## exp/delta
==> flow/design.v <==
module pwmblink(
    input  logic clk,
    input  logic rst,
    output logic RGB_R,
    output logic RGB_B,
    output logic RGB_G
);
    parameter CLKMAX = 12000000;  
    logic [31:0] counter;
    logic [8:0] x;  
    logic [7:0] sharktooth;  
    logic [7:0] red;
    logic [7:0] green;
    logic [7:0] blue;
    always_ff @(posedge clk) begin
        if (rst) begin
            counter <= 0;
            x <= 0;
            sharktooth <= 0;
        end else begin
        if (counter >= CLKMAX/360) begin
            counter <= 0;
            if (x >= 359) begin
                x <= 0;
            end
            else begin
                x <= x + 1;
            end
            end
        else begin
            counter <= counter + 1;
        end
        sharktooth <= sharktooth + 1;
        end
    end
    always_comb begin
        if(x < 60) begin
            green = 255*x/60;
            blue = 0;
            red  = 255;
        end else if (x < 120) begin
            green = 255;
            blue = 0;
            red  = 255 - 255*(x-60)/60;
        end else if (x < 180) begin
            green = 255;
            blue = 255*(x-120)/60;
            red  = 0;
        end else if (x < 240) begin
            green = 255 - 255*(x-180)/60;
            blue = 255;
            red  = 0;
        end else if (x < 300) begin
            green = 0;
            blue = 255;
            red  = 255*(x-240)/60;
        end else begin
            green = 0;
            blue = 255 - 255*(x-300)/60;
            red  = 255;
        end
    end
    assign {RGB_R, RGB_G, RGB_B} = {sharktooth < red, sharktooth < green, sharktooth < blue};
endmodule
==> flow/config.mk <==
export PLATFORM = sky130hd
export DESIGN_NAME = pwmblink
export DESIGN_NICKNAME = pwmblink
export VERILOG_FILES = /design/flow/design.v
export SDC_FILE = /design/flow/constraint.sdc
export NUM_CORES = 4
export LEC_CHECK = 0
export CAP_MARGIN = 20
export CELL_PAD_IN_SITES_DETAIL_PLACEMENT = 0
export CORE_ASPECT_RATIO = 0.85
export CORE_MARGIN = 2
export CORE_UTILIZATION = 67
export CTS_CLUSTER_DIAMETER = 341
export CTS_CLUSTER_SIZE = 33
export GPL_TIMING_DRIVEN = 1
export MIN_ROUTING_LAYER = met1
export SETUP_SLACK_MARGIN = 3.8
export SLEW_MARGIN = 20
==> flow/constraint.sdc <==
create_clock -name core_clock -period 15.3 [get_ports {clk}]
set_input_delay 3.0600 -clock core_clock [delete_from_list [all_inputs] [get_ports {clk}]]
set_output_delay 3.0600 -clock core_clock [all_outputs]
set_load 0.01 [all_outputs]
run.sh (not shown) runs the stock make flow with config.mk's settings and CLKGATE_MAP_FILE=.
From the logs: exp/delta reached the end of the flow and failed the layout checks with setup timing.
Setup changes, exp/delta to exp/lagoon
# exp/delta
export LEC_CHECK = 0
export CAP_MARGIN = 20
export CELL_PAD_IN_SITES_DETAIL_PLACEMENT = 0
export CORE_ASPECT_RATIO = 0.85
export CORE_MARGIN = 2
export CORE_UTILIZATION = 67
export CTS_CLUSTER_DIAMETER = 341
export CTS_CLUSTER_SIZE = 33
export GPL_TIMING_DRIVEN = 1
export MIN_ROUTING_LAYER = met1
export SETUP_SLACK_MARGIN = 3.8
export SLEW_MARGIN = 20
create_clock -name core_clock -period 15.3 [get_ports {clk}]
# exp/lagoon
export LEC_CHECK = 0
export CAP_MARGIN = 20
export CELL_PAD_IN_SITES_DETAIL_PLACEMENT = 0
export CORE_ASPECT_RATIO = 0.85
export CORE_MARGIN = 2
export CORE_UTILIZATION = 72
export CTS_CLUSTER_SIZE = 21
export GPL_TIMING_DRIVEN = 1
export MIN_ROUTING_LAYER = met1
export SETUP_SLACK_MARGIN = 4.48
export SLEW_MARGIN = 20
create_clock -name core_clock -period 23.4 [get_ports {clk}]
exp/lagoon finished every stage and its layout cleared the timing, DRC and antenna checks.
Summary of exp/lagoon over exp/delta: met2 track demand over resource in global routing decreased by 8.5 points relative to the old numbers, final total power decreased by 50% relative to the old numbers, sequential power decreased by about 35% relative to the old numbers.
exp/lagoon ended up with RGB_B as its endpoint of the most critical setup path; exp/delta ended up with RGB_R.
Compared with exp/delta, exp/lagoon shows first-pass GRT wire length lower by 14 mm.
Diff exp/delta -> exp/lagoon: worst path arrival time shows an increase of 1.29 ns; number of cells on the critical path shows a reduction of about 4%; final cell count shows a reduction of 406; clock distribution area overhead in the final layout shows no meaningful change; design area shows a reduction of 16%.
Going from exp/delta to exp/lagoon, the fraction of power consumed by combinational cells was found to have gone down by 3.9 points.
--- input diff exp/lagoon..exp/willow ---
# exp/lagoon
export LEC_CHECK = 0
export CAP_MARGIN = 20
export CELL_PAD_IN_SITES_DETAIL_PLACEMENT = 0
export CORE_ASPECT_RATIO = 0.85
export CORE_MARGIN = 2
export CORE_UTILIZATION = 72
export CTS_CLUSTER_SIZE = 21
export GPL_TIMING_DRIVEN = 1
export MIN_ROUTING_LAYER = met1
export SETUP_SLACK_MARGIN = 4.48
export SLEW_MARGIN = 20
create_clock -name core_clock -period 23.4 [get_ports {clk}]
# exp/willow
export LEC_CHECK = 0
export CAP_MARGIN = 20
export CORE_MARGIN = 2
export CORE_UTILIZATION = 66
export SLEW_MARGIN = 20
create_clock -name core_clock -period 28.9 [get_ports {clk}]
--- outcome ---
exp/willow finished all stages; the layout is clean.
The run showing the smaller total length of routed wires is exp/willow.
Going from exp/lagoon to exp/willow, switching component of the power shows a reduction of about 23%, via count lost 7.1%, final cell count without fillers has remained practically unchanged, worst setup slack now larger, cell count of the worst reg-to-reg path shows a reduction of 5.
In the tables for exp/willow and exp/lagoon, worst hold slack reads lower with exp/willow.
Per the comparison of exp/willow with exp/lagoon, met3 routing resource usage after global routing went down, post-detailed-placement half-perimeter wirelength went down, maximum clock path buffer count did not really move.
Maximum vdd drop (exp/willow over exp/lagoon): decrease, 0.0090 mV
> inputs changed (exp/willow -> exp/juniper)
# exp/willow
export LEC_CHECK = 0
export CAP_MARGIN = 20
export CORE_MARGIN = 2
export CORE_UTILIZATION = 66
export SLEW_MARGIN = 20
create_clock -name core_clock -period 28.9 [get_ports {clk}]
# exp/juniper
export LEC_CHECK = 0
export CAP_MARGIN = 20
export CORE_MARGIN = 2
export CORE_UTILIZATION = 58
export SETUP_SLACK_MARGIN = 4.54
export SLEW_MARGIN = 20
create_clock -name core_clock -period 31.8 [get_ports {clk}]
[summary]
- Status: number of routed nets with antenna violations parity (exp/juniper, exp/willow)
- Measured against each other, exp/willow and exp/juniper differ in largest incremental delay on the critical path, the lower figure coming from exp/willow.
- Between exp/juniper and exp/willow, it is exp/juniper whose number of fill cells in the layout is higher, by 554.
- Of exp/willow and exp/juniper, the lower ratio of final minimum period to clock period belongs to exp/juniper.
- Sequential power (exp/juniper vs. exp/willow) decreases by a little under 10%
- The sequential share of layout area of exp/willow and that of exp/juniper are within noise of each other.
- Number of gates on the worst path with buffers counted for exp/juniper is lower than for exp/willow.
- exp/juniper vs. exp/willow: power consumption went down 0.075 mW, logic gate fraction of the total cell area went down 0.25 points, critical-path maximum fanout went up 3.


// pwmblink: RTL as listed in full above, without the edits since
clock: 13.5 ns
lec_check: 0
abc_area: 1
cap_margin: 20
core_margin: 2
core_utilization: 72
cts_cluster_diameter: 382
cts_cluster_size: 97
place_density: 0.38
slew_margin: 20
The starting point completed and failed the layout checks on negative setup slack.
Edit:
Settings changed: ABC_AREA 1 to not set, CORE_UTILIZATION 72 to 40, CTS_CLUSTER_DIAMETER 382 to not set, CTS_CLUSTER_SIZE 97 to not set, PLACE_DENSITY 0.38 to not set.
Clock period 13.5 ns to 30.2 ns, I/O delays scaled along.
What happened: The changed run ran to the end with no violations. Global-route usage is lower by 23 points. Clock-buffer cell count is unchanged. Final area is lower by 12%.
Edit:
Settings changed: CAP_MARGIN 20 to 5, CORE_UTILIZATION 40 to 68, CTS_CLUSTER_DIAMETER set to 341.
Clock period 30.2 ns to 13.8 ns, I/O delays scaled along.
After rerunning: The new run never finished: it broke off in global routing. Area after synthesis stays the same. Die size drops by 41%. Synthesized cell count stays the same.
Edit:
Settings changed: CORE_UTILIZATION 68 to 70.
Result: The changed run aborted during global routing (GRT-0116); area after synthesis does not change; synthesized cell count stays the same; die size is lower by 2.8%.


Setup of oak:
RTL: the design.v shown in full above, as it stands there.
make LEC_CHECK=0 CAP_MARGIN=20 CORE_MARGIN=2 CORE_UTILIZATION=72 SLEW_MARGIN=20 finish   # period 13.8 ns
oak: it failed with a tool error in 4_1_cts, so there are no final results.
[inputs] pine vs oak
Settings: changing CORE_UTILIZATION from 72 to 68; changing the clock period (ns, I/O delays scaled along) from 13.8 to 16.2.
Results
- In summary, pine completed successfully, with a layout that passed the timing, DRC and antenna checks.
- pine vs oak — area of placed instances dropped by more than 10%
- Note that the die size recorded for pine amounts to 1.06 times the value seen in oak.
- In pine the core region area turned out 0.0016 mm2 higher than in oak.
- Number of cells produced by synthesis: oak vs pine, no meaningful difference
- The run showing the smaller weighted congestion reported at the end of routability-driven placement is pine.
- Looking at floorplan row count, pine sits 2 above oak.
- pine vs. oak: width of the die grew by 4.6 um, share of flip-flops with an asynchronous set or reset after synthesis held steady.
- pine ends up with a effective utilization at floorplan that is 4.4 points lower than in oak.
Here is what was changed in the inputs of birch compared with pine.
Settings: ABC_AREA now 1, previously not set; PLACE_DENSITY now 0.42, previously not set; CORE_UTILIZATION now 72, was 68; CTS_CLUSTER_SIZE now 10, previously not set; the clock period (ns, I/O delays scaled along) now 34.8, was 16.2.
==> comparison <==
The estimated power of birch ends up lower than the estimate for pine. The count of non-CTS inverters in the layout number comes out higher for birch vs pine. Sum of routed wire length over all layers shrinks by a little under 10% when moving from pine to birch. Largest stage delay on the critical path (lower): pine. Between pine and birch, portion of total power attributed to the clock network is higher for birch, pine comes in under that. Diff pine -> birch: fraction of the cycle the final worst path needs dropped 39 points; number of tap cells added at floorplan went down. Power consumed by sequential cells for birch: about 50% down relative to pine. Compared birch vs pine, and number of buffers inserted to repair setup after CTS is down in birch.
#### Input delta (maple over birch)
Settings: putting HOLD_SLACK_MARGIN at 0.3 where nothing was set; swapping 20 for 40 in CAP_MARGIN.
Results
The via count reported for maple is higher than the one for birch.
Worst setup slack: maple vs birch down 0.045 ns
Compared birch against maple; final area within noise.
Looking at birch and maple, the register clock-pin slew on the reported worst setup and hold paths is a wash.
maple against birch; detailed-route wire length is up slightly.
In the tables for birch and maple, global-route usage reads lower with birch.
Diff maple..birch | fraction of power consumed by sequential logic | negligible


// pwmblink: RTL as listed in full above, without the edits since
==> flow/config.mk <==
export PLATFORM = sky130hd
export DESIGN_NAME = pwmblink
export DESIGN_NICKNAME = pwmblink
export VERILOG_FILES = /design/flow/design.v
export SDC_FILE = /design/flow/constraint.sdc
export NUM_CORES = 4
export LEC_CHECK = 0
export CAP_MARGIN = 25
export CELL_PAD_IN_SITES_DETAIL_PLACEMENT = 0
export CELL_PAD_IN_SITES_GLOBAL_PLACEMENT = 1
export CORE_ASPECT_RATIO = 1.01
export CORE_MARGIN = 9
export CORE_UTILIZATION = 40
export CTS_CLUSTER_DIAMETER = 376
export CTS_CLUSTER_SIZE = 55
export GPL_TIMING_DRIVEN = 1
export MAX_ROUTING_LAYER = met4
export MIN_ROUTING_LAYER = met1
export PLACE_DENSITY_LB_ADDON = 0.05
export SLEW_MARGIN = 20
export TNS_END_PERCENT = 75
==> flow/constraint.sdc <==
create_clock -name core_clock -period 36.2 [get_ports {clk}]
set_input_delay 7.2400 -clock core_clock [delete_from_list [all_inputs] [get_ports {clk}]]
set_output_delay 7.2400 -clock core_clock [all_outputs]
set_load 0.01 [all_outputs]
The baseline went through all stages and came out clean.
Then changed:
==> flow/config.mk (replaced) <==
export PLATFORM = sky130hd
export DESIGN_NAME = pwmblink
export DESIGN_NICKNAME = pwmblink
export VERILOG_FILES = /design/flow/design.v
export SDC_FILE = /design/flow/constraint.sdc
export NUM_CORES = 4
export LEC_CHECK = 0
export CAP_MARGIN = 5
export CORE_MARGIN = 2
export CORE_UTILIZATION = 68
export CTS_CLUSTER_DIAMETER = 43
export MAX_ROUTING_LAYER = met4
export SLEW_MARGIN = 20
==> flow/constraint.sdc (replaced) <==
create_clock -name core_clock -period 13.8 [get_ports {clk}]
set_input_delay 2.7600 -clock core_clock [delete_from_list [all_inputs] [get_ports {clk}]]
set_output_delay 2.7600 -clock core_clock [all_outputs]
set_load 0.01 [all_outputs]
With this change the flow aborted during global routing (5_1_grt) on GRT-0116.
Synthesized cell count does not change.
Die area shrinks by well over a third.
Area after synthesis stays the same.
Then changed:
--- a/flow/config.mk
+++ b/flow/config.mk
@@ -8 +8 @@
-export CAP_MARGIN = 5
+export CAP_MARGIN = 20
@@ -10,3 +10 @@
-export CORE_UTILIZATION = 68
-export CTS_CLUSTER_DIAMETER = 43
-export MAX_ROUTING_LAYER = met4
+export CORE_UTILIZATION = 40
==> flow/constraint.sdc (replaced) <==
create_clock -name core_clock -period 40.0 [get_ports {clk}]
set_input_delay 8.0000 -clock core_clock [delete_from_list [all_inputs] [get_ports {clk}]]
set_output_delay 8.0000 -clock core_clock [all_outputs]
set_load 0.01 [all_outputs]
Now the flow passed the timing, DRC and antenna checks.
Synthesized cell count does not change.
Die size grows by 68%.
Synthesized area stays the same.


Setup of v20:
// pwmblink: RTL as listed in full above, without the edits since
Settings: LEC_CHECK=0, CAP_MARGIN=20, CORE_MARGIN=2, CORE_UTILIZATION=66, CTS_CLUSTER_DIAMETER=324, MAX_ROUTING_LAYER=met4, SETUP_SLACK_MARGIN=4.54, SLEW_MARGIN=20; clock period 31.8 ns.
## Diff of input files: v23 against v20
- SETUP_SLACK_MARGIN no longer set, was 4.54
- CORE_UTILIZATION now 68, was 66
- MAX_ROUTING_LAYER no longer set, was met4
- CTS_CLUSTER_DIAMETER no longer set, was 324
- the clock period (ns, I/O delays scaled along) now 24.2, was 31.8
--- outcome ---
Summary of v23 over v20: switching part of the total power went down; transition time of the tightest slew-check pin climbed 110 ps; met3 global-route usage rose by 2.1 points; area added between synthesis and finish closely matched the old numbers; combinational cell fraction of total power has decreased.
Looking at sum of internal, switching and leakage power, v23 sits 0.24 mW above v20.
Routed wire in v23 totals less than in v20.
What v15 does differently from v23 at the input level:
- swapping 68 for 40 in CORE_UTILIZATION
[summary]
- [compare] base=v23 new=v15: share of power burned in combinational logic grew by 0.4 points; hold-fix buffer count after cts held steady; clock skew was more or less identical.
- Compare v23 and v15 | cell area after layout higher: v15
Input-level comparison between v24 and v15:
- CORE_UTILIZATION changed from 40 to 64
- ABC_AREA newly set to 1
- the clock period (ns, I/O delays scaled along) changed from 24.2 to 34.8
Findings:
- v24 vs. v15: minimum setup slack in the final design went up by 10,460 ps.
- v24 against v15: global routing usage on met3 rose 3.0 points; via-per-instance ratio fell about 1.3%.


## job 8531
RTL: the design.v shown in full above, as it stands there.
Settings: LEC_CHECK=0, CAP_MARGIN=20, CELL_PAD_IN_SITES_DETAIL_PLACEMENT=0, CORE_ASPECT_RATIO=0.85, CORE_MARGIN=2, CORE_UTILIZATION=72, CTS_CLUSTER_DIAMETER=346, CTS_CLUSTER_SIZE=21, GPL_TIMING_DRIVEN=1, MIN_ROUTING_LAYER=met1, SETUP_SLACK_MARGIN=-0.98, SLEW_MARGIN=40; clock period 17.6 ns.
Status job 8531: flow complete, layout not clean - setup timing
--- input diff job 8531..job 6456 ---
-- flow/config.mk --
<<< job 8531, line 10
export CORE_ASPECT_RATIO = 0.85
>>> job 6456, line 10
export CORE_ASPECT_RATIO = 0.5
<<< job 8531, line 12
export CORE_UTILIZATION = 72
export CTS_CLUSTER_DIAMETER = 346
export CTS_CLUSTER_SIZE = 21
export GPL_TIMING_DRIVEN = 1
>>> job 6456, line 12
export CORE_UTILIZATION = 25
export GPL_TIMING_DRIVEN = 0
<<< job 8531, line 17
export SETUP_SLACK_MARGIN = -0.98
>>> job 6456, line 15
export SETUP_SLACK_MARGIN = -0.32
<<< job 8531, line 19
>>> job 6456, line 17
export TNS_END_PERCENT = 5
==> flow/constraint.sdc <==
create_clock -name core_clock -period 34.5 [get_ports {clk}]
set_input_delay 6.9000 -clock core_clock [delete_from_list [all_inputs] [get_ports {clk}]]
set_output_delay 6.9000 -clock core_clock [all_outputs]
set_load 0.01 [all_outputs]
[summary]
Summary of job 8531 and job 6456: one run falls short of a clean finish, namely job 8531. Job 6456 vs. job 8531: number of global-route vias before repair went down 638; iteration-0 DRC count of the detailed router went down 664. The non-clock buffer count of job 6456 exceeds that of job 8531 by 9.0%.
Setup changes, job 6456 to job 825
-- flow/config.mk --
<<< job 6456, line 10
export CORE_ASPECT_RATIO = 0.5
>>> job 825, line 10
export CORE_ASPECT_RATIO = 0.85
<<< job 6456, line 12
export CORE_UTILIZATION = 25
export GPL_TIMING_DRIVEN = 0
>>> job 825, line 12
export CORE_UTILIZATION = 72
export GPL_TIMING_DRIVEN = 1
<<< job 6456, line 15
export SETUP_SLACK_MARGIN = -0.32
export SLEW_MARGIN = 40
export TNS_END_PERCENT = 5
>>> job 825, line 15
export SETUP_SLACK_MARGIN = -0.17
export SLEW_MARGIN = 20
==> flow/constraint.sdc <==
create_clock -name core_clock -period 15.2 [get_ports {clk}]
set_input_delay 3.0400 -clock core_clock [delete_from_list [all_inputs] [get_ports {clk}]]
set_output_delay 3.0400 -clock core_clock [all_outputs]
set_load 0.01 [all_outputs]
Job 825: it failed with a tool error in 5_1_grt, so there are no final results. Count of cells resized by post-cts repair ends up lower on job 6456. Height of the die went down by more than 10% going from job 6456 to job 825. Max number of buffers inserted to repair setup after CTS across job 6456 and job 825: job 825. Width of the die for job 825: about 54% down relative to job 6456. Netlist area before placement: job 825 vs job 6456 identical. Routability-driven placement congestion ratio, job 6456 and job 825: higher on job 825. Min number of cell rows across job 6456 and job 825: job 825. Across both runs, area of the die was lower for job 825 than for job 6456.
#### Input delta (job 3434 over job 825)
-- flow/config.mk --
<<< job 825, line 12
export CORE_UTILIZATION = 72
>>> job 3434, line 12
export CORE_UTILIZATION = 69
<<< job 825, line 15
export SETUP_SLACK_MARGIN = -0.17
>>> job 3434, line 15
export SETUP_SLACK_MARGIN = 4.48
==> flow/constraint.sdc <==
create_clock -name core_clock -period 17.6 [get_ports {clk}]
set_input_delay 3.5200 -clock core_clock [delete_from_list [all_inputs] [get_ports {clk}]]
set_output_delay 3.5200 -clock core_clock [all_outputs]
set_load 0.01 [all_outputs]
### Flow results
In summary, job 3434 completed successfully, with a layout that passed the timing, DRC and antenna checks. Across both runs, initial core utilization was lower for job 3434 than for job 825. NOTE area of the die job 825->job 3434 increased by a few percent. Area after synthesis: job 3434 vs job 825, no meaningful difference.
No activity file was given, so power comes from the tool's default toggle rates.
